==> lagoon <==
## top
module top (
    input clk,                   
    input mode,                  
    input song,                  
    input plus,                  
    input minus,                 
    input rst,                   
    input set,                   
    input refer,                 
    input player1,               
    input player2,               
    output reg [8:0] rope,       
    output reg [1:0] sel,        
    output reg [1:0] ledr,       
    output reg [1:0] ledg,       
    output reg [1:0] ledb,       
    output reg [3:0] ledop,      
    output reg [7:0] segdata1,   
    output reg [7:0] segdata0,   
    output reg [7:0] seg,        
    output reg [7:0] sel8,       
    output reg ledplayer1,       
    output reg ledplayer2,       
    output reg buzzer,           
    output reg round_indicator_1, 
    output reg round_indicator_2 
);
wire playsong;                   
wire song_pulse;                 
wire mode_pulse;                 
wire plus_pulse;                 
wire minus_pulse;                
wire set_pulse;                  
wire refer_pulse;                
wire player1_pulse;              
wire player2_pulse;              
wire [1:0] led_slowgreen;        
wire [3:0] led_midyellow;        
wire [1:0] led_fastred;          
wire [8:0] led_rope_afk1;        
wire [1:0] led_win_afk1;         
wire [1:0] led_test_afk1;        
wire [8:0] led_rope_afk2;        
wire [1:0] led_win_afk2;         
wire [1:0] led_test_afk2;        
reg gameoverflag;                    
reg win1;                        
reg win2;                        
reg draw;                        
  ...
clock: 10.0 ns
lec_check: 0
cap_margin: 20
cell_pad_in_sites_detail_placement: 1
core_margin: 2
core_utilization: 40
cts_cluster_diameter: 231
gpl_routability_driven: 0
place_density: 0.6
slew_margin: 20
run.sh (not shown) runs the stock make flow with config.mk's settings and CLKGATE_MAP_FILE=.
==> nickel (differences from lagoon) <==
- CELL_PAD_IN_SITES_DETAIL_PLACEMENT: 1 -> unset
- CORE_UTILIZATION: 40 -> 72
- CTS_CLUSTER_DIAMETER: 231 -> 26
- GPL_ROUTABILITY_DRIVEN: 0 -> unset
- PLACE_DENSITY: 0.6 -> unset
- PLACE_DENSITY_LB_ADDON: unset -> 0.2
- SETUP_SLACK_MARGIN: unset -> 1.27
==> flow/constraint.sdc (replaced) <==
create_clock -name core_clock -period 4.33 [get_ports {clk}]
set_input_delay 0.8660 -clock core_clock [delete_from_list [all_inputs] [get_ports {clk}]]
set_output_delay 0.8660 -clock core_clock [all_outputs]
set_load 0.01 [all_outputs]
==> qor summary <==
quantity                                                             nickel                   lagoon
Total instance count after detailed placement                          6036                     6529
Height of the die                                                    261 um                   348 um
HPWL reported at the end of detailed placement                     77800 um                 84000 um
Area share of and/or/nand/nor cells after synthesis                   0.180                    0.180
Post-placement setup slack                                         -1160 ps                  2340 ps
Quantity of gates resized following cts                                 278                        0
Chip width                                                           261 um                   348 um
Maximum level of the CTS H-tree                                           4                        3
Core footprint                                                   65500 um^2              118000 um^2
Number of buffers created by CTS                                        187                       99
Floorplan core density                                                0.723                    0.402
Outcome                                              stopped before the end  complete, no violations
Stage where the flow stopped                                        5_1_grt                        -
Seq share, synth                                                      0.461                    0.461
Chip area                                                        67900 um^2              121000 um^2
Placed inst area                                                 51100 um^2               50200 um^2
Post-CTS Setup Inserts                                                  105                        0
Netlist area before placement                                    47400 um^2               47400 um^2
Number of cell rows                                                      94                      126

---

==> run F: inputs <==
Starting RTL as in the previous note.
make LEC_CHECK=0 CAP_MARGIN=30 CORE_MARGIN=2 CORE_UTILIZATION=72 CTS_CLUSTER_SIZE=41 HOLD_SLACK_MARGIN=0.27 PLACE_DENSITY_LB_ADDON=0.0 SETUP_SLACK_MARGIN=1.5 SLEW_MARGIN=20 finish   # period 6.83 ns
==> run P (differences from run F) <==
CAP_MARGIN = 20   (was 30)
CORE_UTILIZATION = 40   (was 72)
CTS_CLUSTER_SIZE = default   (was 41)
HOLD_SLACK_MARGIN = default   (was 0.27)
PLACE_DENSITY = 0.6   (was default)
PLACE_DENSITY_LB_ADDON = default   (was 0.0)
SETUP_SLACK_MARGIN = default   (was 1.5)
==> flow/constraint.sdc (replaced) <==
create_clock -name core_clock -period 5.01 [get_ports {clk}]
set_input_delay 1.0020 -clock core_clock [delete_from_list [all_inputs] [get_ports {clk}]]
set_output_delay 1.0020 -clock core_clock [all_outputs]
set_load 0.01 [all_outputs]
==> run X (differences from run F) <==
CAP_MARGIN = 20   (was 30)
CORE_UTILIZATION = 58   (was 72)
CTS_CLUSTER_SIZE = default   (was 41)
HOLD_SLACK_MARGIN = default   (was 0.27)
PLACE_DENSITY_LB_ADDON = default   (was 0.0)
SETUP_SLACK_MARGIN = default   (was 1.5)
==> flow/constraint.sdc (replaced) <==
create_clock -name core_clock -period 5.43 [get_ports {clk}]
set_input_delay 1.0860 -clock core_clock [delete_from_list [all_inputs] [get_ports {clk}]]
set_output_delay 1.0860 -clock core_clock [all_outputs]
set_load 0.01 [all_outputs]
==> run_summary.xml <==
<?xml version="1.0" encoding="UTF-8"?>
<metrics>
  <group name="worst_setup_path">
    <metric name="r2r-start" unit="">bgm.cnt2[0]$_DFFE_PN0P_</metric>
    <metric name="worst-path-buf-inv" unit="">9</metric>
  </group>
  <group name="layout">
    <metric name="stdcell_count" unit="">6099</metric>
    <metric name="sequential_cell_area" unit="sq um">21800</metric>
  </group>
  <group name="final_timing">
    <metric name="fin_skew" unit="ns">0.0402</metric>
    <metric name="clock.fmax" unit="MHz">185</metric>
    <metric name="slack_of_the_critical_path" unit="ns">1.42</metric>
  </group>
  <group name="die">
    <metric name="fp.coreArea" unit="sq um">65500</metric>
  </group>
  <group name="run_status">
    <metric name="outcome" unit="">timing/DRC/antenna clean</metric>
  </group>
</metrics>
That was run F.
==> run_summary.xml <==
<?xml version="1.0" encoding="UTF-8"?>
<metrics>
  <group name="worst_setup_path">
    <metric name="critPathLaunchType" unit="">flop</metric>
    <metric name="r2r-start" unit="">bgm.cnt2[0]$_DFFE_PN0P_</metric>
    <metric name="worst-path-buf-inv" unit="">5</metric>
  </group>
  <group name="synth">
    <metric name="synth.most_common_cell" unit="">sky130_fd_sc_hd__nor2_1</metric>
    <metric name="async_flop_share" unit="%">48.7</metric>
  </group>
  <group name="run_status">
    <metric name="outcome" unit="">finished with violations</metric>
    <metric name="failed_checks" unit="">negative setup slack</metric>
  </group>
  <group name="final_timing">
    <metric name="clock.fmax" unit="MHz">192</metric>
    <metric name="fin_skew" unit="ns">0.0422</metric>
    <metric name="setup_viol_count_final" unit="">1</metric>
    <metric name="slack_of_the_critical_path" unit="ns">-0.207</metric>
  </group>
  <group name="die">
    <metric name="fp.coreArea" unit="sq um">118000</metric>
  </group>
  <group name="layout">
    <metric name="sequential_cell_area" unit="sq um">21800</metric>
    <metric name="stdcell_count" unit="">6890</metric>
  </group>
</metrics>
That was run P.
==> run_summary.xml <==
<?xml version="1.0" encoding="UTF-8"?>
<metrics>
  <group name="worst_setup_path">
    <metric name="r2r-start" unit="">bgm.cnt2[1]$_DFFE_PN0P_</metric>
    <metric name="worst-path-buf-inv" unit="">3</metric>
    <metric name="critical_path.endpoint_type" unit="">flop</metric>
  </group>
  <group name="run_status">
    <metric name="outcome" unit="">timing/DRC/antenna clean</metric>
  </group>
  <group name="final_timing">
    <metric name="clock.fmax" unit="MHz">188</metric>
    <metric name="slack_of_the_critical_path" unit="ns">0.121</metric>
    <metric name="fin_skew" unit="ns">0.0278</metric>
  </group>
  <group name="layout">
    <metric name="stdcell_count" unit="">6319</metric>
    <metric name="sequential_cell_area" unit="sq um">21800</metric>
  </group>
  <group name="place">
    <metric name="detailedPlace.worstSlack" unit="ns">-0.0572</metric>
  </group>
  <group name="cts">
    <metric name="clockRootBuffer" unit="">sky130_fd_sc_hd__clkbuf_16</metric>
  </group>
  <group name="drt">
    <metric name="number_of_inserted_diodes" unit="">0</metric>
  </group>
</metrics>
That was run X.
